### design/flow/config.mk
export PLATFORM = sky130hd
export DESIGN_NAME = CPU_6507
export DESIGN_NICKNAME = CPU_6507
export VERILOG_FILES = /design/flow/design.v
export SDC_FILE = /design/flow/constraint.sdc
export NUM_CORES = 4
export LEC_CHECK = 0
export ABC_AREA = 0
export CAP_MARGIN = 20
export CELL_PAD_IN_SITES_GLOBAL_PLACEMENT = 0
export CORE_MARGIN = 2
export CORE_UTILIZATION = 62
export CTS_CLUSTER_SIZE = 29
export MAX_ROUTING_LAYER = met4
export SETUP_SLACK_MARGIN = 0.99
export SLEW_MARGIN = 25
export TNS_END_PERCENT = 65
### design/flow/constraint.sdc
create_clock -name core_clock -period 5.55 [get_ports {clk}]
set_input_delay 1.1100 -clock core_clock [delete_from_list [all_inputs] [get_ports {clk}]]
set_output_delay 1.1100 -clock core_clock [all_outputs]
set_load 0.01 [all_outputs]
### design/flow/design.v
module CPU_6507(
	output [12:0] addr_bus,
	output reg [7:0] d_out,
	input [7:0] d_in,
	output reg wenb,
	input clk,
	input rstb,
	input rdy
);
reg [7:0] A;
reg [7:0] X;
reg [7:0] Y;
reg carry;
reg intr_disable;
reg overflow;
reg decimal;
reg [7:0] stack_ptr;
reg negative;
reg zero;
reg [15:0] PC;
reg [15:0] full_addr;
assign addr_bus = full_addr[12:0];
reg [7:0] addr_in_buff;
reg [7:0] I;
reg is_reset;
reg [3:0] phase;
wire [7:0] instr = phase == 1 ? d_in : I;
wire isNOP = instr == 8'hEA;
wire isLoadOrStore = instr[7:6] == 2'b10 && !isNOP && !(
		instr == 8'h90 ||
		instr == 8'hB0 ||
		instr[3:0] == 4'h8 ||
		instr[3:0] == 4'hA
	);
wire isLoad = isLoadOrStore && instr[5];
wire isStore = isLoadOrStore && !instr[5];
wire isJSR = instr == 8'h20;
wire isRTS = instr == 8'h60;
wire isRTI = instr == 8'h40;
wire isTransfer = instr == 8'h98 || instr == 8'hA8 || (instr[3:0] == 4'hA && instr[7:6] == 2'b10);
wire isBranch = instr[4:0] == 5'h10;
wire isJump = instr == 8'h4C || instr == 8'h6C;
wire isStack = ~instr[7] && instr[4:0] == 5'h08;
wire pull = instr[5];
wire isSpecial = (~instr[7] && instr[4:0] == 5'h18) || instr == 8'hB8 || instr == 8'hD8 || instr == 8'hF8;
wire isArith = !isLoadOrStore && !isNOP && !isTransfer && !isBranch && !isJump && !isTransfer && !isStack && !isSpecial;
wire isBreak = instr == 8'h00;
wire isImplied = instr[3:0] == 4'hA || instr[3:0] == 4'h8;
wire isImmediate = instr[4:0] == 5'h09 || instr[3:0] == 4'h02 || (instr[7] && ~instr[4] && instr[3:0] == 0); 
wire isIndexed = instr[4];
wire indexedByY = instr[3:0] == 4'h1 || instr[3:0] == 4'h9 || instr == 8'h96 || instr == 8'hB6 || instr == 8'hBE;
wire indexedIndirect = instr[4:0] == 5'h01;
wire indirectIndexed = instr[4:0] == 5'h11;
wire zeropage = (indexedIndirect || indirectIndexed || instr[3:2] == 2'b01) && !isImplied;
wire addr16 = !isImmediate && (instr[3:0] == 4'h9 || instr[3:2] == 2'b11 || instr == 8'h20) && !isImplied;
wire isCompare = (instr[7:5] == 3'b110 && instr[1:0] == 2'b01) || instr[3:0] == 4'h4 || instr[3:0] == 4'h0 || instr[3:0] == 4'hC;
wire isBit = instr == 8'h2C || instr == 8'h24;
wire [7:0] ALU_in1 = ~instr[0] && instr[3:0] != 4'hA && ~instr[7] ? d_in : (  
		instr[7] && instr[1:0] == 2'b00 ? (instr[5] ? X : Y) : (
		instr[7] && instr[1:0] == 2'b01 ? A : (
		(instr[7] && instr[1:0] == 2'b10 && instr != 8'hCA) || isBit ? d_in : (
		instr == 8'hCA ? X : (instr == 8'h88 ? Y : A)
	))));
wire [7:0] ALU_in2 = d_in;
wire [7:0] ALU_nin2 = ~d_in;
reg [8:0] ALU_res;
wire [7:0] ALU_sub = ALU_in1 - ALU_in2;
wire [7:0] ALU_sbc = ALU_sub - !carry;
wire [3:0] ALU_opsel = {instr[0], instr[7:5]};
wire [8:0] CMP_res = {1'b0, ALU_in1} + {1'b0, ALU_nin2} + 9'd1;
always @(*) begin
	case(ALU_opsel)
		0: ALU_res <= {ALU_in1, 1'b0};
		1: ALU_res <= {ALU_in1, carry};
		2: ALU_res <= {ALU_in1[0], 1'b0, ALU_in1[7:1]};
		3: ALU_res <= {ALU_in1[0], carry, ALU_in1[7:1]};
		4: ALU_res <= {carry, ALU_in1 - 1'b1};
		5: ALU_res <= {carry, ALU_in1};
		6: ALU_res <= instr == 8'hC8 ? {carry, ALU_in1 + 1'b1} : {carry, ALU_in1 - 1'b1};
		7: ALU_res <= {carry, ALU_in1 + 1'b1};
		8: ALU_res <= {carry, ALU_in1 | ALU_in2};
		9: ALU_res <= {carry, ALU_in1 & ALU_in2};
		10: ALU_res <= {carry, ALU_in1 ^ ALU_in2};
		11: ALU_res <= ALU_in1 + ALU_in2 + carry;
		12: ALU_res <= {carry, ALU_in1};
		13: ALU_res <= {carry, ALU_in1};
		14: ALU_res <= ALU_in1 + ALU_nin2 + 1'b1;
		15: ALU_res <= ALU_in1 + ALU_nin2 + carry;
	endcase
end
wire toA = !isLoadOrStore && !isCompare && (
		instr[3:0] == 4'h1 ||
		instr[3:0] == 4'h5 ||
		instr[3:0] == 4'h9 ||
		(instr[3:0] == 4'hA && ~instr[7]) ||
		instr[3:0] == 4'hD
	);
wire toY = instr == 8'hC8 || instr == 8'h88;
wire toX = instr == 8'hE8 || instr == 8'hCA;
wire toMem = (instr[3:0] == 4'hE || instr[3:0] == 4'h6) && !isLoadOrStore;
wire loadstoreTargetA = instr[1:0] == 2'b01;
wire loadstoreTargetX = instr[1:0] == 2'b10;
wire loadstoreTargetY = instr[1:0] == 2'b00;
wire [7:0] status_word = {negative, overflow, 1'b0, 1'b0, decimal, intr_disable, zero, carry};
reg should_branch;
always @(*) begin
	case(instr[7:5])
		0: should_branch <= negative == 1'b0;
		1: should_branch <= negative == 1'b1;
		2: should_branch <= overflow == 1'b0;
		3: should_branch <= overflow == 1'b1;
		4: should_branch <= carry == 1'b0;
		5: should_branch <= carry == 1'b1;
		6: should_branch <= zero == 1'b0;
		7: should_branch <= zero == 1'b1;
	endcase
end
wire [2:0] transfer_idx = {instr[1], instr[5:4]};
reg [7:0] transfer_source;
always @(*) begin
	case(transfer_idx)
		1: transfer_source <= Y;
		2: transfer_source <= A;
		4: transfer_source <= X;
		5: transfer_source <= X;
		6: transfer_source <= A;
		7: transfer_source <= stack_ptr;
		default: transfer_source <= A;
	endcase
end
always @(posedge clk) begin
	if(!rstb) begin
		d_out <= 8'h00;
		full_addr <= 16'h0000;
		phase <= 2;
		is_reset <= 1'b1;
		I <= 8'h00;  
		wenb <= 1'b1;
		carry <= 1'b0;
		addr_in_buff <= 8'h00;
		intr_disable <= 1'b1;
		overflow <= 1'b0;
		decimal <= 1'b0;
		stack_ptr <= 8'h00;
		negative <= 1'b0;
		A <= 8'h00;
		X <= 8'h00;
		Y <= 8'h00;
		zero <= 1'b1;
	end else if(rdy) begin
		phase <= phase + 1;
		if(phase == 0) begin
			wenb <= 1'b1;
			full_addr <= PC;
			PC <= PC + 1;
		end else if(phase == 1) begin
			I <= d_in;
			if(isNOP) begin
				phase <= 0;
			end else if(isStack) begin
				if(pull) begin
					full_addr <= {8'h01, stack_ptr + 1'b1};
					stack_ptr <= stack_ptr + 1'b1;
					wenb <= 1'b1;
					phase <= 4;
				end else begin
					full_addr <= {8'h01, stack_ptr};
					stack_ptr <= stack_ptr - 1'b1;
					wenb <= 1'b0;
					d_out <= instr[6] ? A : status_word;
					phase <= 0;
				end
			end else if(isSpecial) begin
				case(instr[7:5])
					0: carry <= 1'b0;
					1: carry <= 1'b1;
					2: intr_disable <= 1'b0;
					3: intr_disable <= 1'b1;
					5: overflow <= 1'b0;
					6: decimal <= 1'b0;
					7: decimal <= 1'b1;
				endcase
				phase <= 0;
			end else if(isRTS || isRTI) begin
				phase <= isRTS ? 14 : 13;
				full_addr <= {8'h01, stack_ptr + 1'b1};
				stack_ptr <= stack_ptr + 1;
				wenb <= 1'b1;
			end else if(isTransfer) begin
				case(transfer_idx)
					1: A <= transfer_source;
					2: Y <= transfer_source;
					4: A <= transfer_source;
					5: stack_ptr <= transfer_source;
					6: X <= transfer_source;
					7: X <= transfer_source;
				endcase
				if(transfer_idx != 5) begin
					negative <= transfer_source[7];
					zero <= transfer_source == 8'h00;
				end
				phase <= 0;
			end else begin
				if(isImmediate || isBranch) begin
					full_addr <= PC;
					PC <= PC + 1;
					phase <= 4;
				end
				if(zeropage || addr16 || isJump || isJSR) begin
					full_addr <= PC;
					PC <= PC + 1;
				end
			end
		end else if(phase == 2) begin
			if(isBreak) begin
				full_addr <= 16'hFFFC | (~is_reset << 1);
			end else begin
				if(zeropage) begin
					if(indexedIndirect) begin
						full_addr <= {8'h00, d_in + X};
						phase <= 8;
					end else if(indirectIndexed) begin
						full_addr <= {8'h00, d_in};
						phase <= 8;
					end else if(isIndexed) begin
						full_addr <= {8'h00, d_in + (indexedByY ? Y : X)};
						phase <= 4;
					end else begin
						full_addr <= {8'h00, d_in};
						phase <= 4;
					end
				end
				if(addr16 || isJump || isJSR) begin
					addr_in_buff <= d_in;
					full_addr <= PC;
					PC <= PC + 1;
					if(isJSR) begin
						phase <= 10;
					end
				end
			end
		end else if(phase == 3) begin
			if(isBreak) begin
				addr_in_buff <= d_in;
				full_addr <= full_addr | 1;
			end else if(addr16 || isJump) begin
				if(instr == 8'h6C) begin
					full_addr <= {d_in, addr_in_buff};
					phase <= 8;
				end else if(isIndexed) begin
					full_addr <= {d_in, addr_in_buff} + (indexedByY ? Y : X);
				end else begin
					full_addr <= {d_in, addr_in_buff};
				end
			end
		end else if(phase == 4) begin
			phase <= 0;
			if(isBreak) begin
				if(is_reset) begin
					PC <= {d_in, addr_in_buff};
				end else begin
					phase <= 10;
				end
				is_reset <= 1'b0;
			end else if(isStack) begin
				if(instr[6]) begin
					A <= d_in;
					negative <= d_in[7];
					zero <= d_in == 8'h00;
				end else begin
					negative <= d_in[7];
					overflow <= d_in[6];
					decimal <= d_in[3];
					intr_disable <= d_in[2];
					zero <= d_in[1];
					carry <= d_in[0];
				end
			end else if(isJump) begin
				PC <= full_addr;
			end else if(isBranch) begin
				if(should_branch) begin
					PC <= PC + {d_in[7], d_in[7], d_in[7], d_in[7], d_in[7], d_in[7], d_in[7], d_in[7], d_in};
				end
			end else if(isBit) begin
				negative <= ALU_in1[7];
				overflow <= ALU_in1[6];
				zero <= (A & d_in) == 8'h00;
			end else if(isLoadOrStore) begin
				if(isLoad) begin
					if(loadstoreTargetA) begin
						A <= d_in;
					end else if(loadstoreTargetX) begin
						X <= d_in;
					end else if(loadstoreTargetY) begin
						Y <= d_in;
					end
					negative <= d_in[7];
					zero <= d_in == 8'h00;
				end else if(isStore) begin
					if(loadstoreTargetA) begin
						d_out <= A;
					end else if(loadstoreTargetX) begin
						d_out <= X;
					end else if(loadstoreTargetY) begin
						d_out <= Y;
					end
					wenb <= 1'b0;
				end
			end else if(toMem) begin
				d_out <= ALU_res[7:0];
				wenb <= 1'b0;
				negative <= ALU_res[7];
				zero <= ALU_res[7:0] == 0;
				if(~instr[7]) begin
					carry <= ALU_res[8];
				end
			end else if(toA) begin
				A <= ALU_res[7:0];
				carry <= ALU_res[8];
				zero <= ALU_res[7:0] == 0;
				negative <= ALU_res[7];
				if(ALU_opsel == 4'd11 || ALU_opsel == 4'd15) begin
					overflow <= (ALU_in1[7] == (ALU_opsel == 4'd11 ? ALU_in2[7] : ALU_nin2[7])) && (ALU_res[7] != ALU_in1[7]);
				end
			end else if(toX) begin
				X <= ALU_res[7:0];
				zero <= ALU_res[7:0] == 0;
				negative <= ALU_res[7];
			end else if(toY) begin
				Y <= ALU_res[7:0];
				zero <= ALU_res[7:0] == 0;
				negative <= ALU_res[7];
			end else if(isCompare) begin
				carry <= CMP_res[8];
				zero <= CMP_res[7:0] == 0;
				negative <= CMP_res[7];
			end
		end else if(phase == 8) begin
			addr_in_buff <= d_in;
			full_addr <= {full_addr[15:8], full_addr[7:0] + 1'b1};
			wenb <= 1'b1;
		end else if(phase == 9) begin
			if(indirectIndexed) begin
				full_addr <= {d_in, addr_in_buff} + Y;
			end else begin
				full_addr <= {d_in, addr_in_buff};
			end
			phase <= 4;
		end else if(phase == 10) begin
			full_addr <= {8'h01, stack_ptr};
			d_out <= PC[15:8];
			PC[15:8] <= d_in;
			wenb <= 1'b0;
			stack_ptr <= stack_ptr - 1;
		end else if(phase == 11) begin
			full_addr <= {8'h01, stack_ptr};
			d_out <= PC[7:0];
			PC[7:0] <= addr_in_buff;
			wenb <= 1'b0;
			stack_ptr <= stack_ptr - 1;
			if(!isBreak) begin
				phase <= 0;
			end
		end else if(phase == 12) begin
			full_addr <= {8'h01, stack_ptr};
			d_out <= status_word;
			wenb <= 1'b0;
			stack_ptr <= stack_ptr - 1;
			phase <= 0;
			intr_disable <= 1'b1;
		end else if(phase == 13) begin
			negative <= d_in[7];
			overflow <= d_in[6];
			decimal <= d_in[3];
			intr_disable <= d_in[2];
			zero <= d_in[1];
			carry <= d_in[0];
			full_addr <= {8'h01, stack_ptr + 1'b1};
			stack_ptr <= stack_ptr + 1;
			wenb <= 1'b1;
		end else if(phase == 14) begin
			PC[7:0] <= d_in;
			full_addr <= {8'h01, stack_ptr + 1'b1};
			stack_ptr <= stack_ptr + 1;
			wenb <= 1'b1;
		end else if(phase == 15) begin
			PC[15:8] <= d_in;
			full_addr <= {8'h01, stack_ptr + 1'b1};
			wenb <= 1'b1;
			phase <= 0;
		end else begin
			phase <= 0;
		end
	end
end
endmodule
### design/flow/run.sh
#!/bin/bash
# the make line also repeats each setting of config.mk as NAME=value (left out here)
make -C /OpenROAD-flow-scripts/flow DESIGN_CONFIG=/design/flow/config.mk WORK_HOME=/design/flow/orfs CLKGATE_MAP_FILE= finish
==> impl_metrics.tcl, run 1 <==
# implementation run metrics
set metrics [dict create \
    run_status "did not finish" \
    last_stage_reached "global routing (5_1_grt)" \
    first-error "[ERROR GRT-0232] Routing congestion too high. Check the congestion heatmap in the GUI." \
    cts_max_path_buffers 2 \
    netlist_area_um2 14700 \
    post_synthesis_mux_area_share_pct 4.61 \
    synth-edff-count 16 \
    synth.cellmix.simpleShare_pct 23.6 \
    synth_top_area_share_pct 11.5 \
    synth_area_in_compound_gates_pct 35.9 \
    top_logic_kind "AND-OR/OR-AND gates" \
    cts-root-buf "clkbuf_16" \
    numSynthFlops 100 \
    synth_top_flop_cell "dfxtp_1" \
    number_of_nets_at_floorplan 2187 \
    number_of_primary_i_o_pins 33 \
    place_congestion 1.17 \
    post_synth_most_frequent_cells "nand2_1 (217), nor2_1 (202), a21oi_1 (172)" \
    yosysUniqueCellTypes 109 \
    post_synth_fa_ha_maj_area_fraction_pct 8.30 \
    synth_cells 2084 \
    netlist.top_cell.by_instances "nand2_1" \
    die.size.x_um 158 \
    floorplan.core_util_pct 62.9 \
    synth.yosys.num_cells 2084 \
    synth_chip_area_um2 14700 \
    place_area_um2 17100 \
    top_area_cell "dfxtp_1" \
    cts-buffers-inserted 9 \
    cts_htree_levels 3 \
    core_um2 23300 \
    die_area_um2 24900 \
    place.port_buffers 32 \
    async_reset_ff_share_pct 0 \
    grtUsageTotal_pct 71.3 \
    floorplan.rows 56 \
    post_synth_xor_area_fraction_pct 6.08 \
    synth.top_cells.by_area "dfxtp_1 (11%), ha_1 (7.1%), a21oi_1 (5.9%)" \
    globalRouteOverflowTotal 1 \
    postSynthSeqShare_pct 14.7 \
    place.detailed.hpwl_um 54800 \
    height_of_the_die_um 158 \
    cts_num_sinks 100 \
    syn_area_per_cell_um2 7.05 \
    yosys_warnings 1 \
    hold_buffers 0 \
]
-- stage by stage --
step | total power, W | hold WS [ns] | setup TNS, ns | cells | setup slack, ns
CTS | 0.00526 | 0.525 | 0 | 2633 | 0.00424
detailed placement | 0.00429 | 0.507 | -30.08 | 2563 | -0.935
global placement | 0.00423 | 0.461 | -30.62 | 2563 | -0.987
floorplan | 0.00295 | 0.446 | -0.728 | 2084 | -0.245
-- metal layers --
layer / overflow / GRT usage [%]
met3: 0 / 50.5
met2: 0 / 87.2
met4: 1 / 61.5
met5: - / -
met1: 0 / 74.9
-- timing repair --
action | CTS
cloned | 1
buffers inserted | 54
gates resized | 175
setup endpoints to repair | 78
pin swaps | 108
==> inputs of run 2 (changes only) <==
Settings changed: ABC_AREA 0 to 1, CAP_MARGIN 20 to 15, CELL_PAD_IN_SITES_GLOBAL_PLACEMENT 0 to default, CORE_UTILIZATION 62 to 72, CTS_CLUSTER_DIAMETER from default to 95, CTS_CLUSTER_SIZE 29 to default, MAX_ROUTING_LAYER met4 to default, SETUP_SLACK_MARGIN 0.99 to -0.31, SLEW_MARGIN 25 to 20, TNS_END_PERCENT 65 to default.
Clock period 5.55 ns to 4.22 ns, I/O delays scaled along.
==> impl_metrics.tcl, run 2 <==
# implementation run metrics
set metrics [dict create \
    height_of_the_die_um 145 \
    die_area_um2 20900 \
    number_of_nets_at_floorplan 2449 \
    yosys_warnings 1 \
    post_synth_xor_area_fraction_pct 4.86 \
    cts-root-buf "clkbuf_16" \
    core_um2 19400 \
    syn_area_per_cell_um2 6.07 \
    run_status "did not finish" \
    cts-buffers-inserted 9 \
    synth.top_cells.by_area "nand2_1 (12%), dfxtp_1 (12%), o21ai_0 (8.2%)" \
    top_area_cell "nand2_1" \
    numSynthFlops 100 \
    post_synth_most_frequent_cells "nand2_1 (455), inv_1 (266), nor2_1 (235)" \
    top_logic_kind "simple AND/OR/NAND/NOR gates" \
    last_stage_reached "global routing (5_1_grt)" \
    synth.cellmix.simpleShare_pct 29.8 \
    post_synthesis_mux_area_share_pct 0 \
    cts_max_path_buffers 2 \
    floorplan.core_util_pct 73.3 \
    hold_buffers 0 \
    globalRouteOverflowTotal 685 \
    async_reset_ff_share_pct 0 \
    place.detailed.hpwl_um 52200 \
    cts_htree_levels 3 \
    postSynthSeqShare_pct 15.2 \
    synth_area_in_compound_gates_pct 29.8 \
    yosysUniqueCellTypes 69 \
    synth_top_area_share_pct 12.0 \
    place.port_buffers 32 \
    synth-edff-count 16 \
    synth_chip_area_um2 14200 \
    grtUsageTotal_pct 93.1 \
    first-error "[ERROR GRT-0116] Global routing finished with congestion. Check the congestion regions in the DRC Viewer." \
    cts_num_sinks 100 \
    die.size.x_um 145 \
    netlist_area_um2 14200 \
    number_of_primary_i_o_pins 33 \
    netlist.top_cell.by_instances "nand2_1" \
    place_congestion 1.33 \
    synth.yosys.num_cells 2346 \
    post_synth_fa_ha_maj_area_fraction_pct 8.56 \
    detailedPlace.worstSlack_ns -1.50 \
    floorplan.rows 51 \
    synth_cells 2346 \
    synth_top_flop_cell "dfxtp_1" \
]
run 2: stage by stage:
step | area, um2 | cells | TNS, ns | hold WS [ns] | utilization [%]
after CTS | 18200 | 2935 | -11.75 | 0.468 | 94.1
after detailed placement | 17100 | 2876 | -61.42 | 0.454 | 88.0
after global placement | 17100 | 2876 | -50.85 | 0.453 | 88.0
after floorplan | 14400 | 2346 | -7.03 | 0.431 | -
run 2: what timing repair did:
action | in CTS
hold endpoints to repair | 0
setup buffers | 51
endpoints found under the setup margin | 48
gates cloned | 2
gates resized | 148
pin swaps | 62
run 2: per-layer routing:
layer  overflow  global-route usage (%)
met5          4                    61.2
met3         34                    80.3
met1         38                    88.9
met2        380                     107
met4        229                     101
==> inputs of run 3 (changes only) <==
Settings changed: ABC_AREA 1 to default, CAP_MARGIN 15 to 20, CORE_UTILIZATION 72 to 63, CTS_CLUSTER_DIAMETER 95 to 197, CTS_CLUSTER_SIZE from default to 99, SETUP_SLACK_MARGIN -0.31 to default.
Clock period 4.22 ns to 3.53 ns, I/O delays scaled along.
==> impl_metrics.tcl, run 3 <==
# implementation run metrics
set metrics [dict create \
    floorplan.rows 55 \
    last_stage_reached "global routing (5_1_grt)" \
    async_reset_ff_share_pct 0 \
    number_of_nets_at_floorplan 2187 \
    cts-root-buf "clkbuf_16" \
    synth_area_in_compound_gates_pct 35.9 \
    die.size.x_um 157 \
    cts_num_sinks 100 \
    core_um2 22800 \
    die_area_um2 24500 \
    place_congestion 1.32 \
    syn_area_per_cell_um2 7.05 \
    run_status "did not finish" \
    grtUsageTotal_pct 79.8 \
    first-error "[ERROR GRT-0232] Routing congestion too high. Check the congestion heatmap in the GUI." \
    synth_chip_area_um2 14700 \
    post_synth_most_frequent_cells "nand2_1 (217), nor2_1 (202), a21oi_1 (172)" \
    yosys_warnings 1 \
    netlist_area_um2 14700 \
    number_of_primary_i_o_pins 33 \
    synth.cellmix.simpleShare_pct 23.6 \
    netlist.top_cell.by_instances "nand2_1" \
    top_logic_kind "AND-OR/OR-AND gates" \
    synth.yosys.num_cells 2084 \
    cts-buffers-inserted 9 \
    top_area_cell "dfxtp_1" \
    synth.top_cells.by_area "dfxtp_1 (11%), ha_1 (7.1%), a21oi_1 (5.9%)" \
    post_synth_xor_area_fraction_pct 6.08 \
    floorplan.core_util_pct 64.5 \
    post_synthesis_mux_area_share_pct 4.61 \
    height_of_the_die_um 157 \
    synth-edff-count 16 \
    yosysUniqueCellTypes 109 \
    numSynthFlops 100 \
    cts_htree_levels 3 \
    synth_cells 2084 \
    place.detailed.hpwl_um 57500 \
    place.port_buffers 32 \
    postSynthSeqShare_pct 14.7 \
    synth_top_area_share_pct 11.5 \
    synth_top_flop_cell "dfxtp_1" \
    globalRouteOverflowTotal 82 \
    post_synth_fa_ha_maj_area_fraction_pct 8.30 \
    cts_max_path_buffers 2 \
    placed_cells 2804 \
]
## run 3: per-stage QoR
step / total power [W] / utilization (%) / hold slack (ns) / setup slack (ns) / instance area (um2)
detailed placement: 0.00730 / 83.8 / 0.468 / -2.37 / 19100
CTS: 0.00889 / 90.2 / 0.483 / -1.58 / 20500
floorplan: 0.00469 / - / 0.446 / -1.85 / 15000
global placement: 0.00715 / 83.8 / 0.462 / -2.24 / 19100
## run 3: what timing repair did
action / CTS
setup buffers: 43
endpoints found under the setup margin: 108
pin swaps: 83
hold buffers: 0
cloned: 3
gates resized: 184
## run 3: metal layers
layer  GRT usage [%]  overflow
met3            66.1         7
met1            81.4         1
met2            93.6        37
met5            47.4         1
met4            75.4        36
==> inputs of run 4 (changes only) <==
Settings changed: ABC_AREA from default to 0, CELL_PAD_IN_SITES_DETAIL_PLACEMENT from default to 0, CELL_PAD_IN_SITES_GLOBAL_PLACEMENT from default to 3, CORE_ASPECT_RATIO from default to 1.61, CORE_MARGIN 2 to 6, CORE_UTILIZATION 63 to 51, CTS_CLUSTER_DIAMETER 197 to 297, CTS_CLUSTER_SIZE 99 to 29, GPL_ROUTABILITY_DRIVEN from default to 1, GPL_TIMING_DRIVEN from default to 0, HOLD_SLACK_MARGIN from default to -0.03, MAX_ROUTING_LAYER from default to met5, MIN_ROUTING_LAYER from default to met2, PLACE_DENSITY_LB_ADDON from default to 0.23, SETUP_SLACK_MARGIN from default to 0.99, SLEW_MARGIN 20 to 40, TNS_END_PERCENT from default to 10.
Clock period 3.53 ns to 7.79 ns, I/O delays scaled along.
==> impl_metrics.tcl, run 4 <==
# implementation run metrics
set metrics [dict create \
    run_status "did not finish" \
    last_stage_reached "global placement without I/O (3_1_place_gp_skip_io)" \
    first-error "[ERROR FLW-0024] Place density exceeds 1.0 (current PLACE_DENSITY_LB_ADDON =  0.23). Please check if the value of  PLACE_DENSITY_LB_ADDON is between 0 and 0.99." \
    die.size.x_um 146 \
    synth_chip_area_um2 14700 \
    floorplan.core_util_pct 52.1 \
    post_synth_most_frequent_cells "nand2_1 (217), nor2_1 (202), a21oi_1 (172)" \
    yosys_warnings 1 \
    synth_top_flop_cell "dfxtp_1" \
    synth-edff-count 16 \
    post_synth_fa_ha_maj_area_fraction_pct 8.30 \
    synth_top_area_share_pct 11.5 \
    synth.yosys.num_cells 2084 \
    yosysUniqueCellTypes 109 \
    async_reset_ff_share_pct 0 \
    floorplan.rows 78 \
    numSynthFlops 100 \
    core_um2 28200 \
    height_of_the_die_um 227 \
    synth.cellmix.simpleShare_pct 23.6 \
    die_area_um2 33100 \
    synth.top_cells.by_area "dfxtp_1 (11%), ha_1 (7.1%), a21oi_1 (5.9%)" \
    top_logic_kind "AND-OR/OR-AND gates" \
    netlist.top_cell.by_instances "nand2_1" \
    syn_area_per_cell_um2 7.05 \
    synth_area_in_compound_gates_pct 35.9 \
    post_synthesis_mux_area_share_pct 4.61 \
    synth_cells 2084 \
    top_area_cell "dfxtp_1" \
    netlist_area_um2 14700 \
    number_of_nets_at_floorplan 2187 \
    post_synth_xor_area_fraction_pct 6.08 \
    postSynthSeqShare_pct 14.7 \
]
==> inputs of run 5 (changes only) <==
Settings changed: ABC_AREA 0 to default, CELL_PAD_IN_SITES_DETAIL_PLACEMENT 0 to default, CELL_PAD_IN_SITES_GLOBAL_PLACEMENT 3 to default, CORE_ASPECT_RATIO 1.61 to default, CORE_MARGIN 6 to 2, CORE_UTILIZATION 51 to 42, CTS_CLUSTER_DIAMETER 297 to 223, CTS_CLUSTER_SIZE 29 to 100, GPL_ROUTABILITY_DRIVEN 1 to default, GPL_TIMING_DRIVEN 0 to default, HOLD_SLACK_MARGIN -0.03 to default, MAX_ROUTING_LAYER met5 to default, MIN_ROUTING_LAYER met2 to default, PLACE_DENSITY_LB_ADDON 0.23 to default, SETUP_SLACK_MARGIN 0.99 to default, SLEW_MARGIN 40 to 20, TNS_END_PERCENT 10 to 25.
Clock period 7.79 ns to 9.0 ns, I/O delays scaled along.
==> impl_metrics.tcl, run 5 <==
# collected from the flow reports
set metrics [dict create \
    layout-area-overhead-vs-synth_pct 5.97 \
    power.share.combinational_pct 63.2 \
    post_synth_xor_area_fraction_pct 6.08 \
    remaining_drc_errors 0 \
    worstHoldEndpoint "wenb" \
    switching_power_w 0.00159 \
    worstSetupStartpointType "input pin" \
    drt.antenna.violating_nets 0 \
    post_synthesis_mux_area_share_pct 4.61 \
    die_area_um2 36500 \
    max-slew-margin-rel_pct 20.7 \
    tritoncts "yes" \
    synth_top_flop_cell "dfxtp_1" \
    synth.cellmix.simpleShare_pct 23.6 \
    report.final.slew_viol_count 0 \
    postSynthSeqShare_pct 14.7 \
    crit_required_ns 9.26 \
    netlist.top_cell.by_instances "nand2_1" \
    hp-class "reg2reg" \
    numSynthFlops 100 \
    place.port_buffers 32 \
    worstSetupPathDepth 15 \
    period_used_pct 87.0 \
    share_clk_of_total_power_pct 15.2 \
    worst-r2r-setup-slack_ns 1.98 \
    grt_pass1_vias 16600 \
    critical-path-top-cell-by-count "o221ai_1" \
    top_logic_kind "AND-OR/OR-AND gates" \
    worst_r2r_startpoint "phase[1]" \
    netlist_area_um2 14700 \
    top_power_group "combinational logic" \
    pg_seq_w 0.000626 \
    power_frac_seq_pct 21.5 \
    grt_first_pass_wirelength_um 111000 \
    upper_clock_frequency_limit_mhz 128 \
    power_density_nw_per_um2 187 \
    height_of_the_die_um 191 \
    finalSetupViolations 0 \
    cts_htree_levels 3 \
    globalRouteOverflowTotal 0 \
    synth_top_area_share_pct 11.5 \
    openroad.warnings 48 \
    vdd.ir_drop.worst_v 0.000156 \
    finish.net_count 2116 \
    cp-endpoint "d_out[2]" \
    post_synth_most_frequent_cells "nand2_1 (217), nor2_1 (202), a21oi_1 (172)" \
    number_of_primary_i_o_pins 33 \
    cts_max_path_buffers 2 \
    power.clock.total_w 0.000442 \
    worstSetupStartpoint "d_in[3]" \
    synth_chip_area_um2 14700 \
    place_congestion 1.06 \
    leakage_nw 5.68 \
    cts-buffers-inserted 9 \
    swShare_pct 54.8 \
    arrival_time_of_data_at_the_critical_path_endpoint_ns 8.09 \
    top_layer_used "met5" \
    route.met2.wl_um 30400 \
    total_power_draw_w 0.00291 \
    hold_buffers 0 \
    number_of_nets_at_floorplan 2187 \
    fin_worst_skew_ns 0.0223 \
    detail_route.first_pass.iterations 9 \
    floorplan.rows 68 \
    r2r.worst_path.cells 18 \
    worst_hold_slack_ns 0.498 \
    rsz0062_at_grt "no" \
    floorplan.core_util_pct 42.6 \
    setup.worst_path.end_class "flip-flop" \
    syn_area_per_cell_um2 7.05 \
    postRouteWirelength_um 76000 \
    number_of_setup_buffers_added_after_cts 0 \
    routed-via-count 18200 \
    top_area_cell "dfxtp_1" \
    comb_cell_power_w 0.00184 \
    place_area_um2 15200 \
    critical_path.slowest_cell "clkdlybuf4s50_1" \
    hold_path.startpoint "wenb" \
    cpLargestDelayFamily "AND-OR/OR-AND gates" \
    yosysUniqueCellTypes 109 \
    crit-reg2reg-capture "d_out[2]" \
    synth.yosys.num_cells 2084 \
    cellInternalPower_w 0.00131 \
    cts-root-buf "clkbuf_16" \
    wirelength_met1_um 29400 \
    cts-resized-gates 0 \
    initialDrtViolationCount 2664 \
    async_reset_ff_share_pct 0 \
    worstSkewPairLatency_ns 0.41 \
    final_area_um2 15600 \
    min_path_cells 2 \
    timing.critical_path.cells "clkdlybuf4s50_1 > nor2b_1 > nor3_1 > o31ai_1 > o221ai_1 > o31ai_2 > fa_1 > ha_1 > xnor2_1 > o221a_2 > o221ai_1 > a221oi_1 > o211ai_1 > a211oi_1 > o32ai_1" \
    synth_area_in_compound_gates_pct 35.9 \
    worstMarginPinSlew_ns 1.18 \
    run_status "finished clean" \
    antenna_found_initial 2 \
    die.size.x_um 191 \
    wl_met3_um 10300 \
    place.detailed.hpwl_um 55800 \
    max_cap_viols 0 \
    insertedDiodeCount 0 \
    cpPeakStageDelay_ns 0.83 \
    synth.top_cells.by_area "dfxtp_1 (11%), ha_1 (7.1%), a21oi_1 (5.9%)" \
    critPathMaxFanout 10 \
    yosys_warnings 1 \
    worstSetupPathType "in2reg" \
    final_hold_vios 0 \
    detail_route.wl_per_cell_um 30.7 \
    clock_pin_slew_reported_for_the_worst_setup_and_hold_paths_after_clock_tree_synthesis_ns 0.09 \
    synth-edff-count 16 \
    post_drt_via_cell_ratio 7.34 \
    worstPathBufferInverterCount 1 \
    min_period_ns 7.83 \
    grt_max_degree 62 \
    core_um2 34500 \
    grtUsageTotal_pct 41.0 \
    fin_setup_tns_ns 0 \
    post_synth_fa_ha_maj_area_fraction_pct 8.30 \
    cts_num_sinks 100 \
    synth_cells 2084 \
]
run 5: area by class of cell:
cell class,count,area [um2]
timing repair buffer,85,698
fill,3603,18900
sequential,100,2160
multi-input combinational,1745,11500
tap,455,569
clock buffer,9,225
inverter,72,272
clock inverter,7,83.8
run 5: through the flow:
step                      cells  utilization [%]  worst slack [ns]
final                      2473             45.2              1.17
after global routing       2473             45.2             0.894
after CTS                  2473             45.1              1.45
after detailed placement   2457             44.2              1.07
after global placement     2457             44.2              1.17
after floorplan            2084                -              2.24
run 5: per-layer routing:
layer / track usage, % / up-vias
li1: - / 7711
met1: 53.2 / 8509
met2: 58.2 / 1516
met3: 12.2 / 414
met4: 27.1 / 4
met5: 0 / -
==> inputs of run 6 (changes only) <==
Settings changed: CAP_MARGIN 20 to 15, CELL_PAD_IN_SITES_DETAIL_PLACEMENT from default to 2, CORE_ASPECT_RATIO from default to 1.05, CORE_UTILIZATION 42 to 40, CTS_CLUSTER_DIAMETER 223 to default, CTS_CLUSTER_SIZE 100 to 96, MIN_ROUTING_LAYER from default to met1, PLACE_DENSITY from default to 0.87, SLEW_MARGIN 20 to 15, TNS_END_PERCENT 25 to 30.
Clock period 9.0 ns to 12.7 ns, I/O delays scaled along.
==> impl_metrics.tcl, run 6 <==
# implementation run metrics
set metrics [dict create \
    place.port_buffers 32 \
    cts_max_path_buffers 2 \
    place_congestion 1.09 \
    grtUsageTotal_pct 62.3 \
    synth_top_flop_cell "dfxtp_1" \
    last_stage_reached "global routing (5_1_grt)" \
    netlist_area_um2 14700 \
    floorplan.rows 71 \
    run_status "did not finish" \
    syn_area_per_cell_um2 7.05 \
    postSynthSeqShare_pct 14.7 \
    globalRouteOverflowTotal 117 \
    cts_htree_levels 3 \
    cts_num_sinks 100 \
    netlist.top_cell.by_instances "nand2_1" \
    cts-buffers-inserted 9 \
    synth.cellmix.simpleShare_pct 23.6 \
    synth_area_in_compound_gates_pct 35.9 \
    number_of_setup_buffers_added_after_cts 0 \
    cts-root-buf "clkbuf_16" \
    number_of_primary_i_o_pins 33 \
    synth_cells 2084 \
    top_area_cell "dfxtp_1" \
    top_logic_kind "AND-OR/OR-AND gates" \
    cts-resized-gates 0 \
    first-error "[ERROR GRT-0116] Global routing finished with congestion. Check the congestion regions in the DRC Viewer." \
    yosys_warnings 1 \
    height_of_the_die_um 200 \
    post_synth_fa_ha_maj_area_fraction_pct 8.30 \
    post_synth_xor_area_fraction_pct 6.08 \
    post_synth_most_frequent_cells "nand2_1 (217), nor2_1 (202), a21oi_1 (172)" \
    place.detailed.hpwl_um 76500 \
    placed_cells 2475 \
    yosysUniqueCellTypes 109 \
    floorplan.core_util_pct 40.8 \
    async_reset_ff_share_pct 0 \
    numSynthFlops 100 \
    hold_buffers 0 \
    synth.top_cells.by_area "dfxtp_1 (11%), ha_1 (7.1%), a21oi_1 (5.9%)" \
    die_area_um2 38300 \
    synth_chip_area_um2 14700 \
    die.size.x_um 191 \
    number_of_nets_at_floorplan 2187 \
    synth_top_area_share_pct 11.5 \
    core_um2 36000 \
    synth.yosys.num_cells 2084 \
    synth-edff-count 16 \
    post_synthesis_mux_area_share_pct 4.61 \
]
[run 6: per-layer routing]
| metal | GRT usage [%] | GRT overflow |
|---|---|---|
| met1 | 63.9 | 2 |
| met2 | 80.5 | 67 |
| met3 | 42.8 | 1 |
| met4 | 62.0 | 47 |
| met5 | 7.31 | 0 |
[run 6: metrics by stage]
step	instance area [um2]	utilization, %	setup slack [ns]	hold slack [ns]
CTS	15500	43.2	3.63	0.521
detailed placement	15300	42.4	3.25	0.507
global placement	15300	42.4	3.82	0.458
floorplan	14700	-	5.20	0.446
==> inputs of run 7 (changes only) <==
Settings changed: ABC_AREA from default to 0, CAP_MARGIN 15 to 20, CELL_PAD_IN_SITES_GLOBAL_PLACEMENT from default to 3, CORE_ASPECT_RATIO 1.05 to 1.61, CORE_UTILIZATION 40 to 23, CTS_CLUSTER_DIAMETER from default to 297, CTS_CLUSTER_SIZE 96 to 29, GPL_ROUTABILITY_DRIVEN from default to 1, GPL_TIMING_DRIVEN from default to 0, MAX_ROUTING_LAYER from default to met4, MIN_ROUTING_LAYER met1 to met2, PLACE_DENSITY 0.87 to 0.37, SETUP_SLACK_MARGIN from default to 0.99, SLEW_MARGIN 15 to 40, TNS_END_PERCENT 30 to 85.
Clock period 12.7 ns to 7.79 ns, I/O delays scaled along.
==> impl_metrics.tcl, run 7 <==
# collected from the flow reports
set metrics [dict create \
    top_power_group "combinational logic" \
    yosys_warnings 1 \
    hold_buffers 0 \
    place_congestion 1.20 \
    synth_chip_area_um2 14700 \
    cts-root-buf "clkbuf_16" \
    netlist.top_cell.by_instances "nand2_1" \
    place.port_buffers 32 \
    post_synth_xor_area_fraction_pct 6.08 \
    worstSetupStartpoint "d_in[0]" \
    share_clk_of_total_power_pct 12.6 \
    postSynthSeqShare_pct 14.7 \
    core_um2 63200 \
    timing.critical_path.cells "buf_6 > or4b_4 > buf_6 > or4_4 > buf_12 > buf_16 > nand3_4 > nand4_1 > a21oi_4 > nor2_4 > ha_4 > buf_8 > clkinvlp_4 > buf_12 > buf_4 > o21bai_1 > a21oi_1 > xnor2_1 > nor2_2 > nand3_1 > a21oi_1 > nor3_1 > o211a_1 > o21ai_1" \
    clock_pin_slew_reported_for_the_worst_setup_and_hold_paths_after_clock_tree_synthesis_ns 0.11 \
    antenna_found_initial 1 \
    power_frac_seq_pct 16.2 \
    cpLargestDelayFamily "simple AND/OR/NAND/NOR gates" \
    grt_max_degree 20 \
    post_drt_via_cell_ratio 8.78 \
    height_of_the_die_um 325 \
    pg_seq_w 0.000719 \
    cts_num_sinks 100 \
    finalSetupViolations 0 \
    numSynthFlops 100 \
    post_synth_fa_ha_maj_area_fraction_pct 8.30 \
    layout-area-overhead-vs-synth_pct 23.6 \
    final.setup.worst_slack_ns 0.900 \
    period_used_pct 88.4 \
    synth.cellmix.simpleShare_pct 23.6 \
    rsz0062_at_grt "yes" \
    worstMarginPinSlew_ns 1.04 \
    synth_top_flop_cell "dfxtp_1" \
    detail_route.wl_per_cell_um 43.2 \
    top_logic_kind "AND-OR/OR-AND gates" \
    placed_cells 2967 \
    number_of_primary_i_o_pins 33 \
    hp-class "reg2reg" \
    fin_worst_skew_ns 0.0198 \
    arrival_time_of_data_at_the_critical_path_endpoint_ns 7.26 \
    power.share.combinational_pct 71.2 \
    worst-r2r-setup-slack_ns 0.97 \
    routed-via-count 26900 \
    leakage_nw 6.52 \
    place.detailed.hpwl_um 103000 \
    die_area_um2 65900 \
    worstSkewPairLatency_ns 0.44 \
    worstPathBufferInverterCount 8 \
    worstHoldEndpoint "d_out[7]" \
    setup.worst_path.end_class "flip-flop" \
    report.final.slew_viol_count 0 \
    synth_top_area_share_pct 11.5 \
    top_area_cell "dfxtp_1" \
    min_period_ns 6.89 \
    upper_clock_frequency_limit_mhz 145 \
    syn_area_per_cell_um2 7.05 \
    critical_path.slowest_cell "or4_4" \
    detailedPlace.worstSlack_ns -1.65 \
    synth_cells 2084 \
    swShare_pct 59.4 \
    run_status "finished clean" \
    worstSetupPathDepth 24 \
    floorplan.rows 117 \
    max-slew-margin-rel_pct 30.5 \
    grt_pass1_vias 29600 \
    grt_first_pass_wirelength_um 177000 \
    power_density_nw_per_um2 244 \
    synth.top_cells.by_area "dfxtp_1 (11%), ha_1 (7.1%), a21oi_1 (5.9%)" \
    post_synthesis_mux_area_share_pct 4.61 \
    crit-reg2reg-capture "full_addr[12]" \
    remaining_drc_errors 0 \
    critPathMaxFanout 12 \
    final.fill_count 7537 \
    crit_required_ns 8.16 \
    cts_max_path_buffers 2 \
    comb_cell_power_w 0.00316 \
    power.clock.total_w 0.000558 \
    min_path_cells 2 \
    worst_r2r_startpoint "phase[1]" \
    synth-edff-count 16 \
    post_synth_most_frequent_cells "nand2_1 (217), nor2_1 (202), a21oi_1 (172)" \
    globalRouteOverflowTotal 0 \
    worstSetupPathType "in2reg" \
    netlist_area_um2 14700 \
    finish.net_count 2317 \
    synth.yosys.num_cells 2084 \
    postRouteWirelength_um 132000 \
    final_hold_vios 0 \
    cp-endpoint "zero" \
    r2r.worst_path.cells 14 \
    synth_area_in_compound_gates_pct 35.9 \
    max_cap_viols 0 \
    tritoncts "yes" \
    async_reset_ff_share_pct 0 \
    cts_htree_levels 3 \
    vdd.ir_drop.worst_v 0.000107 \
    floorplan.core_util_pct 23.2 \
    die.size.x_um 203 \
    switching_power_w 0.00263 \
    fin_cells 3067 \
    grtUsageTotal_pct 62.2 \
    cellInternalPower_w 0.00180 \
    drt.antenna.violating_nets 0 \
    worstSetupStartpointType "input pin" \
    yosysUniqueCellTypes 109 \
    detail_route.first_pass.iterations 13 \
    cpPeakStageDelay_ns 0.58 \
    cts-buffers-inserted 9 \
    number_of_nets_at_floorplan 2187 \
    initialDrtViolationCount 7028 \
    openroad.warnings 52 \
    hold_path.startpoint "d_out[7]" \
]
==> run 7: layer usage <==
layer  up-vias  share of wire (%)  track usage, %
met2      9154                 48            71.9
met5         -                  0               -
met4         0                 19            45.0
met1      8078                  0               -
li1       8050                  -               -
met3      1658                 32            59.9
==> run 7: repair_timing <==
item / CTS / global route
gates cloned: 1 / 0
pin swaps: 34 / 32
setup endpoints to repair: 68 / 49
setup buffers: 38 / 29
gates resized: 122 / 55
==> run 7: metrics by stage <==
| step | hold slack, ns | area [um2] | total power [W] | setup TNS [ns] | util [%] |
|---|---|---|---|---|---|
| finish | 0.487 | 18200 | 0.00443 | 0 | 28.7 |
| global route | 0.504 | 18100 | 0.00448 | 0 | 28.7 |
| CTS | 0.489 | 17600 | 0.00404 | 0 | 27.8 |
| detailed placement | 0.476 | 16400 | 0.00329 | -44.82 | 25.9 |
| global placement | 0.468 | 16000 | 0.00321 | -125.69 | 25.4 |
| floorplan | 0.446 | 14700 | 0.00207 | 0 | - |
==> run 7: area by class of cell <==
type / count / area, um2 / area share [%]
multi-input combinational: 1745 / 12400 / 68.1
sequential: 100 / 2160 / 11.9
timing repair buffer: 119 / 1130 / 6.22
clock buffer: 9 / 225 / 1.24
tap: 833 / 1040 / 5.74
buffer: 167 / 851 / 4.69
clock inverter: 7 / 70.1 / 0.386
antenna: 15 / 37.5 / 0.207
inverter: 72 / 282 / 1.55
==> inputs of run 8 (changes only) <==
Settings changed: ABC_AREA 0 to 1, CELL_PAD_IN_SITES_DETAIL_PLACEMENT 2 to 1, CELL_PAD_IN_SITES_GLOBAL_PLACEMENT 3 to default, CORE_ASPECT_RATIO 1.61 to default, CORE_UTILIZATION 23 to 40, CTS_CLUSTER_DIAMETER 297 to default, CTS_CLUSTER_SIZE 29 to default, GPL_ROUTABILITY_DRIVEN 1 to default, GPL_TIMING_DRIVEN 0 to default, MAX_ROUTING_LAYER met4 to default, MIN_ROUTING_LAYER met2 to default, PLACE_DENSITY 0.37 to default, SETUP_SLACK_MARGIN 0.99 to default, TNS_END_PERCENT 85 to default.
Clock period 7.79 ns to 9.0 ns, I/O delays scaled along.
==> impl_metrics.tcl, run 8 <==
# collected from the flow reports
set metrics [dict create \
    hold_buffers 0 \
    worstSetupPathDepth 32 \
    grtUsageTotal_pct 41.2 \
    critPathMaxFanout 12 \
    floorplan.core_util_pct 40.3 \
    worstHoldEndpoint "is_reset" \
    crit_required_ns 9.27 \
    report.final.slew_viol_count 0 \
    final_hold_vios 0 \
    cts_max_path_buffers 2 \
    post_synth_most_frequent_cells "nand2_1 (455), inv_1 (266), nor2_1 (235)" \
    fin_worst_skew_ns 0.0140 \
    run_status "finished clean" \
    yosysUniqueCellTypes 69 \
    post_synthesis_mux_area_share_pct 0 \
    crit-reg2reg-capture "Y[6]" \
    finalSetupViolations 0 \
    worst_r2r_startpoint "phase[1]" \
    die_area_um2 37100 \
    rsz0062_at_grt "no" \
    fin_setup_tns_ns 0 \
    floorplan.rows 69 \
    synth-edff-count 16 \
    globalRouteOverflowTotal 0 \
    clock_pin_slew_reported_for_the_worst_setup_and_hold_paths_after_clock_tree_synthesis_ns 0.08 \
    upper_clock_frequency_limit_mhz 130 \
    worstSetupStartpoint "d_in[6]" \
    worstMarginPinSlew_ns 0.942 \
    cpPeakStageDelay_ns 0.73 \
    die.size.x_um 193 \
    min_path_cells 2 \
    max_cap_viols 0 \
    detail_route.wl_per_cell_um 27.7 \
    grt_max_degree 47 \
    detail_route.first_pass.iterations 6 \
    synth_top_area_share_pct 12.0 \
    synth.top_cells.by_area "nand2_1 (12%), dfxtp_1 (12%), o21ai_0 (8.2%)" \
    setup.worst_path.end_class "flip-flop" \
    cellInternalPower_w 0.00145 \
    initialDrtViolationCount 2099 \
    final_area_um2 15300 \
    synth_area_in_compound_gates_pct 29.8 \
    r2r.worst_path.cells 36 \
    cpLargestDelayFamily "simple AND/OR/NAND/NOR gates" \
    drt.antenna.violating_nets 0 \
    cts_htree_levels 3 \
    post_synth_xor_area_fraction_pct 4.86 \
    power_density_nw_per_um2 228 \
    synth.yosys.num_cells 2346 \
    postRouteWirelength_um 77200 \
    top_logic_kind "simple AND/OR/NAND/NOR gates" \
    remaining_drc_errors 0 \
    worstPathBufferInverterCount 3 \
    top_area_cell "nand2_1" \
    worstSetupPathType "in2reg" \
    core_um2 35300 \
    cts_num_sinks 100 \
    cts-resized-gates 0 \
    number_of_primary_i_o_pins 33 \
    async_reset_ff_share_pct 0 \
    period_used_pct 85.3 \
    critical-path-top-cell-by-count "nand2_1" \
    max-slew-margin-rel_pct 36.4 \
    worstSkewPairLatency_ns 0.38 \
    netlist_area_um2 14200 \
    number_of_nets_at_floorplan 2449 \
    grt_pass1_vias 18300 \
    arrival_time_of_data_at_the_critical_path_endpoint_ns 7.94 \
    share_clk_of_total_power_pct 13.0 \
    vdd.ir_drop.worst_v 0.000110 \
    pg_seq_w 0.000648 \
    grt_first_pass_wirelength_um 113000 \
    openroad.warnings 48 \
    swShare_pct 58.1 \
    synth.cellmix.simpleShare_pct 29.8 \
    hp-class "reg2reg" \
    power_frac_seq_pct 18.7 \
    numSynthFlops 100 \
    place_area_um2 14900 \
    yosys_warnings 1 \
    place.port_buffers 32 \
    power.share.combinational_pct 68.4 \
    worstSetupStartpointType "input pin" \
    height_of_the_die_um 193 \
    syn_area_per_cell_um2 6.07 \
    synth_cells 2346 \
    tritoncts "yes" \
    synth_top_flop_cell "dfxtp_1" \
    leakage_nw 6.55 \
    comb_cell_power_w 0.00237 \
    post_drt_via_cell_ratio 6.61 \
    postSynthSeqShare_pct 15.2 \
    min_period_ns 7.67 \
    critical_path.slowest_cell "clkdlybuf4s50_1" \
    number_of_setup_buffers_added_after_cts 0 \
    antenna_found_initial 1 \
    place_congestion 1.08 \
    hold_path.startpoint "is_reset" \
    cts-root-buf "clkbuf_16" \
    routed-via-count 18400 \
    top_power_group "combinational logic" \
    post_synth_fa_ha_maj_area_fraction_pct 8.56 \
    power.clock.total_w 0.000450 \
    synth_chip_area_um2 14200 \
    cp-endpoint "Y[6]" \
    netlist.top_cell.by_instances "nand2_1" \
    finish.net_count 2424 \
    cts-buffers-inserted 9 \
    place.detailed.hpwl_um 59100 \
    worst-r2r-setup-slack_ns 1.72 \
    layout-area-overhead-vs-synth_pct 7.22 \
    switching_power_w 0.00202 \
]
run 8: final cells by class:
class                           instances  area (um2)
Fill cell                            4834       20100
Multi-Input combinational cell       1836       10400
Sequential cell                       100        2160
Inverter                              299        1120
Timing Repair Buffer                   75         643
Tap cell                              461         577
Clock buffer                           12         268
Clock inverter                          4        55.1
Antenna cell                            2        5.00
run 8: stage by stage:
step | hold WS, ns | power (W) | util, % | std cells | setup WS [ns]
floorplan | 0.431 | 0.00215 | - | 2346 | 2.99
global placement | 0.447 | 0.00287 | 42.2 | 2771 | 1.18
detailed placement | 0.453 | 0.00292 | 42.3 | 2771 | 1.10
CTS | 0.464 | 0.00338 | 43.2 | 2787 | 1.48
global route | 0.502 | 0.00365 | 43.2 | 2787 | 0.877
finish | 0.472 | 0.00347 | 43.2 | 2789 | 1.33
run 8: routing by layer:
layer	up-vias	routed length, um	part of all wire, %	GRT usage, %
li1	8000	-	-	-
met1	8791	29100	38	49.7
met2	1211	32900	43	63.4
met3	428	7830	10	8.15
met4	2	7360	9.5	33.6
met5	-	11	0.014	0
==> inputs of run 9 (changes only) <==
Settings changed: ABC_AREA 1 to 0, CELL_PAD_IN_SITES_DETAIL_PLACEMENT 1 to default, CELL_PAD_IN_SITES_GLOBAL_PLACEMENT from default to 0, CORE_UTILIZATION 40 to 65, CTS_CLUSTER_DIAMETER from default to 26, CTS_CLUSTER_SIZE from default to 29, MAX_ROUTING_LAYER from default to met4, SLEW_MARGIN 40 to 25, TNS_END_PERCENT from default to 65.
Clock period 9.0 ns to 4.55 ns, I/O delays scaled along.
==> impl_metrics.tcl, run 9 <==
# implementation run metrics
set metrics [dict create \
    height_of_the_die_um 154 \
    synth-edff-count 16 \
    cts-buffers-inserted 9 \
    place_area_um2 17900 \
    synth_top_area_share_pct 11.5 \
    top_area_cell "dfxtp_1" \
    post_synth_most_frequent_cells "nand2_1 (217), nor2_1 (202), a21oi_1 (172)" \
    post_synth_fa_ha_maj_area_fraction_pct 8.30 \
    cts-root-buf "clkbuf_16" \
    cts_num_sinks 100 \
    run_status "did not finish" \
    synth_cells 2084 \
    synth.top_cells.by_area "dfxtp_1 (11%), ha_1 (7.1%), a21oi_1 (5.9%)" \
    number_of_primary_i_o_pins 33 \
    synth_chip_area_um2 14700 \
    yosys_warnings 1 \
    floorplan.core_util_pct 66.7 \
    cts_htree_levels 3 \
    postSynthSeqShare_pct 14.7 \
    post_synth_xor_area_fraction_pct 6.08 \
    number_of_nets_at_floorplan 2187 \
    async_reset_ff_share_pct 0 \
    netlist.top_cell.by_instances "nand2_1" \
    place_congestion 1.21 \
    last_stage_reached "global routing (5_1_grt)" \
    top_logic_kind "AND-OR/OR-AND gates" \
    cts_max_path_buffers 2 \
    numSynthFlops 100 \
    first-error "[ERROR GRT-0232] Routing congestion too high. Check the congestion heatmap in the GUI." \
    floorplan.rows 54 \
    die.size.x_um 154 \
    place.detailed.hpwl_um 54800 \
    synth.cellmix.simpleShare_pct 23.6 \
    synth_area_in_compound_gates_pct 35.9 \
    die_area_um2 23800 \
    syn_area_per_cell_um2 7.05 \
    post_synthesis_mux_area_share_pct 4.61 \
    grtUsageTotal_pct 78.5 \
    globalRouteOverflowTotal 167 \
    yosysUniqueCellTypes 109 \
    place.port_buffers 32 \
    hold_buffers 0 \
    core_um2 22000 \
    synth_top_flop_cell "dfxtp_1" \
    synth.yosys.num_cells 2084 \
    netlist_area_um2 14700 \
    detailedPlace.worstSlack_ns -1.63 \
]
[run 9: routing by layer]
metal / overflow / track usage [%]
met5: - / -
met4: 69 / 73.8
met3: 7 / 58.7
met2: 86 / 94.3
met1: 5 / 79.7
[run 9: timing repair]
action	4_1_cts
endpoints found under the setup margin	51
hold endpoints to repair	0
gates resized	160
pin swaps	117
setup buffers	32
[run 9: per-stage QoR]
step / TNS (ns) / util (%) / hold slack (ns) / cells
2_1_floorplan: -26.71 / - / 0.446 / 2084
3_5_place_dp: -74.66 / 81.4 / 0.496 / 2643
3_3_place_gp: -65.45 / 81.4 / 0.459 / 2643
4_1_cts: -17.65 / 86.8 / 0.515 / 2689
==> inputs of run 10 (changes only) <==
Settings changed: ABC_AREA 0 to default, CAP_MARGIN 20 to 35, CELL_PAD_IN_SITES_GLOBAL_PLACEMENT 0 to default, CORE_UTILIZATION 65 to 69, CTS_CLUSTER_DIAMETER 26 to default, CTS_CLUSTER_SIZE 29 to 37, MAX_ROUTING_LAYER met4 to met5, PLACE_DENSITY_LB_ADDON from default to 0.06, SETUP_SLACK_MARGIN from default to -0.42, SLEW_MARGIN 25 to 15, TNS_END_PERCENT 65 to default.
Clock period 4.55 ns to 7.67 ns, I/O delays scaled along.
==> impl_metrics.tcl, run 10 <==
# collected from the flow reports
set metrics [dict create \
    layout-area-overhead-vs-synth_pct 6.32 \
    comb_cell_power_w 0.00218 \
    postSynthSeqShare_pct 14.7 \
    detail_route.wl_per_cell_um 29.7 \
    worst-r2r-setup-slack_ns 1.07 \
    number_of_setup_buffers_added_after_cts 0 \
    syn_area_per_cell_um2 7.05 \
    setup.worst_path.end_class "flip-flop" \
    clock_pin_slew_reported_for_the_worst_setup_and_hold_paths_after_clock_tree_synthesis_ns 0.09 \
    height_of_the_die_um 150 \
    power_frac_seq_pct 21.1 \
    globalRouteOverflowTotal 0 \
    drt.antenna.violating_nets 0 \
    critPathMaxFanout 11 \
    async_reset_ff_share_pct 0 \
    floorplan.core_util_pct 70.1 \
    yosys_warnings 1 \
    r2r.worst_path.cells 21 \
    hold_buffers 0 \
    switching_power_w 0.00182 \
    timing.critical_path.cells "clkdlybuf4s50_1 > or4b_4 > or4_4 > and3_1 > a211oi_2 > o31ai_4 > ha_1 > fa_1 > a21o_1 > a21oi_1 > o21ai_0 > xnor2_1 > a41o_1 > a21oi_1 > o32a_1 > a211oi_1 > and2_1 > a211oi_1 > o311a_1" \
    use_met1_pct 69.9 \
    synth.top_cells.by_area "dfxtp_1 (11%), ha_1 (7.1%), a21oi_1 (5.9%)" \
    synth_top_area_share_pct 11.5 \
    openroad.warnings 48 \
    fin_worst_skew_ns 0.0191 \
    final_hold_vios 0 \
    cts-resized-gates 0 \
    worstSetupStartpoint "d_in[3]" \
    place_area_um2 15200 \
    finish.net_count 2153 \
    post_synth_xor_area_fraction_pct 6.08 \
    post_synth_most_frequent_cells "nand2_1 (217), nor2_1 (202), a21oi_1 (172)" \
    worstSetupPathDepth 19 \
    swShare_pct 53.2 \
    worstSetupStartpointType "input pin" \
    top_area_cell "dfxtp_1" \
    yosysUniqueCellTypes 109 \
    top_power_group "combinational logic" \
    crit_required_ns 7.95 \
    netlist_area_um2 14700 \
    core_um2 21000 \
    synth.yosys.num_cells 2084 \
    met3_use_gr_pct 32.9 \
    cpLargestDelayFamily "AND-OR/OR-AND gates" \
    cts_num_sinks 100 \
    number_of_nets_at_floorplan 2187 \
    upper_clock_frequency_limit_mhz 136 \
    grt_util_met2_pct 84.5 \
    grt_max_degree 57 \
    initialDrtViolationCount 4521 \
    finalSetupViolations 0 \
    period_used_pct 95.7 \
    hold_path.startpoint "d_out[0]" \
    synth_chip_area_um2 14700 \
    final_area_um2 15600 \
    rsz0062_at_grt "no" \
    final.setup.worst_slack_ns 0.332 \
    worstPathBufferInverterCount 1 \
    max-slew-margin-rel_pct 33.1 \
    remaining_drc_errors 0 \
    hp-class "reg2reg" \
    place_congestion 1.13 \
    synth-edff-count 16 \
    cts-root-buf "clkbuf_16" \
    routed-via-count 19000 \
    worstSetupPathType "in2reg" \
    worstSkewPairLatency_ns 0.38 \
    pg_seq_w 0.000723 \
    vdd.ir_drop.worst_v 0.000168 \
    power.share.combinational_pct 63.7 \
    die_area_um2 22500 \
    grt_first_pass_wirelength_um 105000 \
    synth_area_in_compound_gates_pct 35.9 \
    min_path_cells 2 \
    top_logic_kind "AND-OR/OR-AND gates" \
    fin_cells 2333 \
    worst_r2r_startpoint "phase[0]" \
    cp-endpoint "Y[7]" \
    cts_htree_levels 3 \
    post_synthesis_mux_area_share_pct 4.61 \
    cts_max_path_buffers 2 \
    cts-buffers-inserted 9 \
    cellInternalPower_w 0.00160 \
    worstMarginPinSlew_ns 0.995 \
    arrival_time_of_data_at_the_critical_path_endpoint_ns 7.62 \
    detailedPlace.worstSlack_ns 0.215 \
    critical_path.slowest_cell "clkdlybuf4s50_1" \
    share_clk_of_total_power_pct 15.2 \
    synth.cellmix.simpleShare_pct 23.6 \
    report.final.slew_viol_count 0 \
    number_of_primary_i_o_pins 33 \
    max_cap_viols 0 \
    detail_route.first_pass.iterations 17 \
    power.clock.total_w 0.000518 \
    fin_setup_tns_ns 0 \
    numSynthFlops 100 \
    power_density_nw_per_um2 219 \
    die.size.x_um 150 \
    netlist.top_cell.by_instances "nand2_1" \
    synth_top_flop_cell "dfxtp_1" \
    worst_hold_slack_ns 0.482 \
    antenna_found_initial 3 \
    tritoncts "yes" \
    post_synth_fa_ha_maj_area_fraction_pct 8.30 \
    place.detailed.hpwl_um 48700 \
    postRouteWirelength_um 69200 \
    crit-reg2reg-capture "Y[7]" \
    leakage_nw 5.87 \
    grtUsageTotal_pct 61.6 \
    synth_cells 2084 \
    min_period_ns 7.34 \
    place.port_buffers 32 \
    grt_pass1_vias 17700 \
    cpPeakStageDelay_ns 0.75 \
    post_drt_via_cell_ratio 8.13 \
    worstHoldEndpoint "d_out[0]" \
    floorplan.rows 53 \
    run_status "finished clean" \
    globalRoute.busiestLayer "met2" \
    placed_cells 2305 \
]
[run 10: cell type report]
cell class | count | area [um2]
diodes | 3 | 7.51
clock buffers | 9 | 225
clock inverters | 7 | 87.6
fillers | 1723 | 5340
inverters | 72 | 272
multi-input cells | 1745 | 11500
flip-flops and latches | 100 | 2160
well taps | 275 | 344
repair buffers | 122 | 975
[run 10: through the flow]
| stage | total power (W) | util (%) |
|---|---|---|
| after floorplan | 0.00210 | - |
| after global placement | 0.00268 | 72.5 |
| after detailed placement | 0.00272 | 72.6 |
| after CTS | 0.00322 | 74.1 |
| after global routing | 0.00350 | 74.5 |
| final | 0.00342 | 74.5 |
[run 10: metal layers]
layer	vias to the layer above	wire length, um	part of all wire [%]
li1	7775	-	-
met2	2066	26600	38
met1	8320	22300	32
met5	-	0	0
met4	0	8210	12
met3	798	12100	17
==> inputs of run 11 (changes only) <==
Settings changed: ABC_AREA from default to 0, CAP_MARGIN 35 to 20, CELL_PAD_IN_SITES_GLOBAL_PLACEMENT from default to 3, CORE_UTILIZATION 69 to 23, CTS_CLUSTER_DIAMETER from default to 252, CTS_CLUSTER_SIZE 37 to 99, MAX_ROUTING_LAYER met5 to met4, PLACE_DENSITY_LB_ADDON 0.06 to default, SETUP_SLACK_MARGIN -0.42 to default, SLEW_MARGIN 15 to 25, TNS_END_PERCENT from default to 10.
Clock period 7.67 ns to 7.79 ns, I/O delays scaled along.
==> impl_metrics.tcl, run 11 <==
# collected from the flow reports
set metrics [dict create \
    grtUsageTotal_pct 28.3 \
    top_power_group "combinational logic" \
    synth_area_in_compound_gates_pct 35.9 \
    critPathMaxFanout 16 \
    worst-r2r-setup-slack_ns 1.25 \
    cts-buffers-inserted 9 \
    yosysUniqueCellTypes 109 \
    arrival_time_of_data_at_the_critical_path_endpoint_ns 7.70 \
    synth.top_cells.by_area "dfxtp_1 (11%), ha_1 (7.1%), a21oi_1 (5.9%)" \
    detail_route.wl_per_cell_um 31.9 \
    flop_area_um2 2160 \
    crit-reg2reg-capture "full_addr[4]" \
    report.final.slew_viol_count 0 \
    netlist.top_cell.by_instances "nand2_1" \
    yosys_warnings 1 \
    detail_route.first_pass.iterations 5 \
    hold_buffers 0 \
    worst_r2r_startpoint "phase[0]" \
    place.detailed.hpwl_um 71900 \
    async_reset_ff_share_pct 0 \
    upper_clock_frequency_limit_mhz 135 \
    drt.antenna.violating_nets 0 \
    worstMarginPinSlew_ns 1.10 \
    die.size.x_um 257 \
    floorplan.rows 92 \
    fin_setup_tns_ns 0 \
    share_clk_of_total_power_pct 14.6 \
    core_um2 63100 \
    numSynthFlops 100 \
    routed-via-count 17600 \
    min_period_ns 7.43 \
    power.share.combinational_pct 65.1 \
    post_synth_fa_ha_maj_area_fraction_pct 8.30 \
    critical_path.slowest_cell "clkdlybuf4s50_1" \
    swShare_pct 55.7 \
    globalRouteOverflowTotal 0 \
    netlist_area_um2 14700 \
    globalRoute.busiestLayer "met2" \
    hp-class "reg2reg" \
    cts-root-buf "clkbuf_16" \
    die_area_um2 65900 \
    remaining_drc_errors 0 \
    worstPathBufferInverterCount 5 \
    crit_required_ns 8.06 \
    use_met1_pct 37.0 \
    clock_pin_slew_reported_for_the_worst_setup_and_hold_paths_after_clock_tree_synthesis_ns 0.08 \
    grt_util_met2_pct 45.2 \
    cts-resized-gates 0 \
    place_congestion 0.986 \
    cts_num_sinks 100 \
    openroad.warnings 48 \
    post_synth_most_frequent_cells "nand2_1 (217), nor2_1 (202), a21oi_1 (172)" \
    finish.net_count 2179 \
    max_cap_viols 0 \
    synth_top_flop_cell "dfxtp_1" \
    grt_first_pass_wirelength_um 132000 \
    layout-area-overhead-vs-synth_pct 12.4 \
    worstSetupStartpoint "d_in[5]" \
    fin_worst_skew_ns 0.0179 \
    floorplan.core_util_pct 23.3 \
    max-slew-margin-rel_pct 26.2 \
    worst_hold_slack_ns 0.498 \
    met3_use_gr_pct 2.91 \
    power_frac_seq_pct 20.3 \
    synth_cells 2084 \
    power_density_nw_per_um2 215 \
    worstSetupPathType "in2reg" \
    rsz0062_at_grt "no" \
    synth.cellmix.simpleShare_pct 23.6 \
    finalSetupViolations 0 \
    grt_max_degree 42 \
    post_synthesis_mux_area_share_pct 4.61 \
    synth_chip_area_um2 14700 \
    comb_cell_power_w 0.00231 \
    place_area_um2 16200 \
    worstSetupPathDepth 22 \
    r2r.worst_path.cells 23 \
    grt_pass1_vias 16700 \
    hold_path.startpoint "wenb" \
    setup.worst_path.end_class "flip-flop" \
    switching_power_w 0.00198 \
    synth.yosys.num_cells 2084 \
    synth_top_area_share_pct 11.5 \
    antenna_found_initial 1 \
    cpPeakStageDelay_ns 0.76 \
    final.setup.worst_slack_ns 0.360 \
    number_of_nets_at_floorplan 2187 \
    tritoncts "yes" \
    postRouteWirelength_um 93300 \
    vdd.ir_drop.worst_v 0.000119 \
    power.clock.total_w 0.000518 \
    cpLargestDelayFamily "AND-OR/OR-AND gates" \
    worstSetupStartpointType "input pin" \
    final.fill_count 7112 \
    cellInternalPower_w 0.00157 \
    cp-endpoint "full_addr[4]" \
    worstSkewPairLatency_ns 0.42 \
    postSynthSeqShare_pct 14.7 \
    number_of_setup_buffers_added_after_cts 0 \
    period_used_pct 95.4 \
    leakage_nw 5.98 \
    final_area_um2 16500 \
    combinational_gate_area_um2 11600 \
    insertedDiodeCount 0 \
    cts_htree_levels 3 \
    min_path_cells 2 \
    top_logic_kind "AND-OR/OR-AND gates" \
    number_of_primary_i_o_pins 33 \
    cts_max_path_buffers 2 \
    post_drt_via_cell_ratio 6.02 \
    final_hold_vios 0 \
    synth-edff-count 16 \
    detailedPlace.worstSlack_ns 0.0895 \
    run_status "finished clean" \
    initialDrtViolationCount 1856 \
    pg_seq_w 0.000720 \
    top_area_cell "dfxtp_1" \
    syn_area_per_cell_um2 7.05 \
    timing.critical_path.cells "clkdlybuf4s50_1 > nor4bb_1 > a21oi_4 > inv_2 > buf_4 > o2111ai_1 > o21ai_1 > buf_4 > mux2_2 > ha_1 > inv_1 > fa_1 > nor2b_1 > o21ai_0 > a21boi_0 > o31ai_1 > a22oi_1 > o21ai_0 > a221oi_1 > o311ai_0 > a221oi_1 > nor3_1" \
    worstHoldEndpoint "wenb" \
    height_of_the_die_um 257 \
    post_synth_xor_area_fraction_pct 6.08 \
    place.port_buffers 32 \
]
-- run 11: cell type report --
cell class / count / share of cell area (%)
Timing Repair Buffer: 148 / 7.03
Multi-Input combinational cell: 1745 / 70.0
Clock buffer: 9 / 1.36
Clock inverter: 7 / 0.417
Inverter: 72 / 1.64
Sequential cell: 100 / 13.1
Tap cell: 846 / 6.41
-- run 11: layer usage --
metal / part of all wire (%) / up-vias
met3: 5.1 / 150
li1: - / 7833
met5: 0 / -
met1: 45 / 8888
met2: 46 / 737
met4: 3.9 / 0
-- run 11: per-stage QoR --
step | util [%] | power [W] | instances
finish | 26.2 | 0.00355 | 2927
global route | 26.2 | 0.00372 | 2927
CTS | 26.2 | 0.00351 | 2926
detailed placement | 25.7 | 0.00298 | 2910
global placement | 25.7 | 0.00301 | 2910
floorplan | - | 0.00207 | 2084
Power is estimated from default activity; no workload was simulated.
